==> tundra: inputs <==
==> flow/design.v <==
`timescale 100ps/10ps
module triangle(clk, reset, nt, xi, yi, busy, po, xo, yo);
input        clk, reset, nt;
input  [2:0] xi, yi;
output       busy, po;
output [2:0] xo, yo;
reg busy, po;
reg [4:0] state, next_state;  
reg [6:0] x_cor[0:2];         
reg [6:0] y_cor[0:2];         
reg [1:0] s0_count;           
reg s1_count;                 
reg s2_count;                 
reg s7_count;                 
reg [4:0] horiz;              
reg [3:0] out_count;          
reg signed [8:0] a[0:1];      
reg signed [8:0] b[0:1];      
reg signed [8:0] c[0:1];      
reg [3:0] ep, save_ep;        
reg signed [7:0] value;       
reg [1:0] o_idx;              
reg [2:0] xo, yo;             
reg loc;                      
reg [3:0] start;              
parameter s0=5'd0,s1=5'd1,s2=5'd2,s3=5'd3,s4=5'd4,s5=5'd5,s6=5'd6,s7=5'd7;
integer i,j;
always @(posedge clk or posedge reset)begin
    if(reset) state<=s0;
    else state<=next_state;
end
always @(*)begin
    case(state)
        s0:next_state=(s0_count==2'd3)?s1:s0;
        s1:next_state=(s1_count==1'b1)?s2:s1;
        s2:next_state=(out_count==y_cor[0]||out_count==y_cor[1]||out_count==y_cor[2])?s5:((s2_count==1'b1)?((value==8'd0)?s5:((value[7]==1'b0)?s3:s4)):s2);
        s3:next_state=(o_idx==2'd2)?s5:s2;
        s4:next_state=(o_idx==2'd1)?s5:s2;
        s5:next_state=(out_count==y_cor[0]||out_count==y_cor[2])?s6:((loc==1'b0)?((out_count==y_cor[1])?((start==x_cor[1])?s6:s5):((start==ep)?s6:s5)):((start==x_cor[0])?s6:s5));
        s6:next_state=(out_count==y_cor[2])?s7:s2;
        s7:next_state=(s7_count==1'b1)?s0:s7;
        default:next_state=s0;
    endcase
end
always @(posedge clk or posedge reset)begin
    if(reset) busy<=1'b0;
    else begin
        if(state==s7&&s7_count==1'b1) busy<=1'b0;
        else if(state==s0&&s0_count==2'd0&&nt==1'b0) busy<=1'b0;
        else busy<=1'b1;
    end
end
always @(posedge clk or posedge reset)begin
    if(reset) s0_count<=2'd0;
    else begin
        if(state==s7) s0_count<=2'd0;
        else if(state==s0&&s0_count==2'd0&&nt==1'b0) s0_count<=2'd0;
        else s0_count<=s0_count+2'd1;
    end
end
always @(posedge clk or posedge reset)begin
    if(reset)begin
        s1_count<=1'b0;
    end
    else begin
        if(state==s1) s1_count<=1'b1;
        else s1_count<=1'b0;
    end
end
always @(posedge clk or posedge reset)begin
    if(reset)begin
        s2_count<=1'b0;
    end
    else begin
        if(state==s2) s2_count<=1'b1;
        else s2_count<=1'b0;
    end
end
always @(posedge clk or posedge reset)begin
    if(reset)begin
        s7_count<=1'b0;
    end
    else begin
        if(state==s7) s7_count<=1'b1;
        else s7_count<=1'b0;
    end
end
always @(posedge clk or posedge reset)begin
    if(reset)begin
        loc<=1'b0;
    end
    else begin
        if(state==s1)begin
            if(x_cor[1]>x_cor[0]) loc<=1'b0;
            else loc<=1'b1;
        end
    end
end
always @(posedge clk or posedge reset)begin
    if(reset)begin
        for(i=0;i<2;i=i+1)begin
            a[i]<=9'd0;
        end
    end
    else begin
        case(state)
            s1:begin
                if(loc==1'b0)begin
                    a[0]<=($signed(y_cor[1])-$signed(y_cor[0]));
                    a[1]<=($signed(y_cor[2])-$signed(y_cor[1]));
                end
                else begin
                    a[0]<=($signed(y_cor[1])-$signed(y_cor[0]));
                    a[1]<=(~($signed(y_cor[2])-$signed(y_cor[1])))+9'd1;
                end
            end
        endcase
    end
end
always @(posedge clk or posedge reset)begin
    if(reset)begin
        for(i=0;i<2;i=i+1)begin
            b[i]<=9'd0;
        end
    end
    else begin
        case(state)
            s1:begin
                if(loc==1'b0)begin
                    b[0]<=(~($signed(x_cor[1])-$signed(x_cor[0])))+9'd1;
                    b[1]<=(~($signed(x_cor[2])-$signed(x_cor[1])))+9'd1;
                end
                else begin
                    b[0]<=(~($signed(x_cor[1])-$signed(x_cor[0])))+9'd1;
                    b[1]<=($signed(x_cor[2])-$signed(x_cor[1]));
                end
            end
        endcase
    end
end
always @(posedge clk or posedge reset)begin
    if(reset)begin
        for(i=0;i<2;i=i+1)begin
            c[i]<=9'd0;
        end
    end
    else begin
        case(state)
            s1:begin
                if(loc==1'b0)begin
                    c[0]<=($signed(y_cor[0]*x_cor[1])-$signed(y_cor[1]*x_cor[0]));
                    c[1]<=($signed(y_cor[1]*x_cor[2])-$signed(y_cor[2]*x_cor[1]));
                end
                else begin
                    c[0]<=($signed(y_cor[0]*x_cor[1])-$signed(y_cor[1]*x_cor[0]));
                    c[1]<=(~($signed(y_cor[1]*x_cor[2])-$signed(y_cor[2]*x_cor[1])))+9'd1;
                end
            end
        endcase
    end
end
always @(posedge clk or posedge reset)begin
    if(reset)begin
        for(i=0;i<3;i=i+1)begin
            x_cor[i]<=7'd0;
        end
    end
    else begin
        case(state)
            s0:begin
                x_cor[s0_count]<=xi;
            end
        endcase
    end
end
always @(posedge clk or posedge reset)begin
    if(reset)begin
        for(i=0;i<3;i=i+1)begin
            y_cor[i]<=7'd0;
        end
    end
    else begin
        case(state)
            s0:begin
                y_cor[s0_count]<=yi;
            end
        endcase
    end
end
always @(posedge clk or posedge reset)begin
    if(reset) begin
        horiz<=5'd0;
    end
    else begin
        case(state)
            s1:begin
                horiz<=(x_cor[1]-x_cor[0]);
            end
        endcase
    end
end
always @(posedge clk or posedge reset)begin
    if(reset)begin
        out_count<=4'd0;
    end
    else begin
        case(state)
            s1:out_count<=y_cor[0];
            s6:out_count<=out_count+4'd1;
        endcase
    end
end
always @(posedge clk or posedge reset)begin
    if(reset)begin
        ep<=4'd0;
    end
    else begin
        if(loc==1'b0)begin
            if(state==s6) ep<=save_ep;
            else if(state==s3)begin
                if(out_count<y_cor[1])begin
                    if(o_idx==2'd2) ep<=ep;
                    else ep<=ep+4'd1;
                end
                else ep<=ep-4'd1;
            end
            else if(state==s4)begin
                if(out_count<y_cor[1]) ep<=ep-4'd1;
                else begin
                    if(o_idx==2'd1) ep<=ep;
                    else ep<=ep+4'd1;
                end
            end
            else ep<=ep;
        end
        else begin
            if(state==s6) ep<=save_ep;
            else if(state==s3)begin
                if(out_count<y_cor[1])begin
                    if(o_idx==2'd2) ep<=ep;
                    else ep<=ep-4'd1;
                end
                else ep<=ep+4'd1;
            end
            else if(state==s4)begin
                if(out_count<y_cor[1]) ep<=ep+4'd1;
                else begin
                    if(o_idx==2'd1) ep<=ep;
                    else ep<=ep-4'd1;
                end
            end
            else ep<=ep;
        end
    end
end
always @(posedge clk or posedge reset)begin
    if(reset)begin
        o_idx<=2'd0;
    end
    else begin
        if(state==s3) o_idx<=2'd1;
        else if(state==s4) o_idx<=2'd2;
        else if(state==s5) o_idx<=2'd0;
    end
end
always @(posedge clk or posedge reset)begin
    if(reset)begin
        save_ep<=4'd0;
    end
    else begin
        if(state==s1) save_ep<=(x_cor[0]+x_cor[1])>>1;
    end
end
always @(posedge clk or posedge reset)begin
    if(reset)begin
        value<=8'd0;
    end
    else begin
        if(state==s2) begin
            if(out_count==y_cor[0]||out_count==y_cor[1]||out_count==y_cor[2]) value<=8'd0;
            else if(out_count<y_cor[1]) begin
                value<=(a[0]*$signed(ep))+(b[0]*$signed(out_count))+c[0];
            end
            else begin
                value<=(a[1]*$signed(ep))+(b[1]*$signed(out_count))+c[1];
            end
        end
    end
end
always @(posedge clk or posedge reset)begin
    if(reset) po<=1'b0;
    else if(state==s5) po<=1'b1;
    else po<=1'b0;
end
always @(posedge clk)begin
    if(state==s5) start<=start+4'd1;
    else begin
        if(loc==1'b0) start<=x_cor[0];
        else begin
            if(out_count==y_cor[1]) start<=x_cor[1];
            else start<=ep;
        end
    end
end
always @(posedge clk or posedge reset)begin
    if(reset)begin
        xo<=3'd0;
    end
    else begin
        if(state==s5)begin
            if(out_count==y_cor[0]) xo<=x_cor[0];
            else if(out_count==y_cor[2]) xo<=x_cor[2];
            else xo<=start;
        end
    end
end
always @(posedge clk or posedge reset)begin
    if(reset)begin
        yo<=3'd0;
    end
    else begin
        if(state==s5)begin
            if(out_count==y_cor[0]) yo<=y_cor[0];
            else if(out_count==y_cor[2]) yo<=y_cor[2];
            else yo<=out_count;
        end
    end
end
endmodule
==> flow/run.sh <==
#!/bin/bash
# the make line also repeats each setting of config.mk as NAME=value (left out here)
make -C /OpenROAD-flow-scripts/flow DESIGN_CONFIG=/design/flow/config.mk WORK_HOME=/design/flow/orfs CLKGATE_MAP_FILE= finish
==> flow/config.mk <==
export PLATFORM = sky130hd
export DESIGN_NAME = triangle
export DESIGN_NICKNAME = triangle
export VERILOG_FILES = /design/flow/design.v
export SDC_FILE = /design/flow/constraint.sdc
export NUM_CORES = 4
export LEC_CHECK = 0
export ABC_AREA = 1
export CAP_MARGIN = 40
export CORE_ASPECT_RATIO = 0.92
export CORE_MARGIN = 2
export CORE_UTILIZATION = 72
export CTS_CLUSTER_DIAMETER = 50
export CTS_CLUSTER_SIZE = 64
export MAX_ROUTING_LAYER = met4
export PLACE_DENSITY_LB_ADDON = 0.02
export SETUP_SLACK_MARGIN = 1.14
export SLEW_MARGIN = 0
==> flow/constraint.sdc <==
create_clock -name core_clock -period 4.34 [get_ports {clk}]
set_input_delay 0.8680 -clock core_clock [delete_from_list [all_inputs] [get_ports {clk}]]
set_output_delay 0.8680 -clock core_clock [all_outputs]
set_load 0.01 [all_outputs]
==> garnet: changes against tundra <==
==> flow/config.mk (replaced) <==
export PLATFORM = sky130hd
export DESIGN_NAME = triangle
export DESIGN_NICKNAME = triangle
export VERILOG_FILES = /design/flow/design.v
export SDC_FILE = /design/flow/constraint.sdc
export NUM_CORES = 4
export LEC_CHECK = 0
export ABC_AREA = 1
export CAP_MARGIN = 40
export CORE_ASPECT_RATIO = 1.14
export CORE_MARGIN = 2
export CORE_UTILIZATION = 72
export CTS_CLUSTER_DIAMETER = 53
export CTS_CLUSTER_SIZE = 14
export PLACE_DENSITY_LB_ADDON = 0.06
export SETUP_SLACK_MARGIN = 0.81
export SLEW_MARGIN = 40
==> flow/constraint.sdc (replaced) <==
create_clock -name core_clock -period 2.75 [get_ports {clk}]
set_input_delay 0.5500 -clock core_clock [delete_from_list [all_inputs] [get_ports {clk}]]
set_output_delay 0.5500 -clock core_clock [all_outputs]
set_load 0.01 [all_outputs]
==> summary of the runs <==
Synthesized cell count is the same in tundra and garnet.
tundra finished but fails on setup timing. garnet aborted during 5_1_grt with DPL-0038.
Synthesized area is the same in tundra and garnet.
Die size is about the same in garnet and tundra.
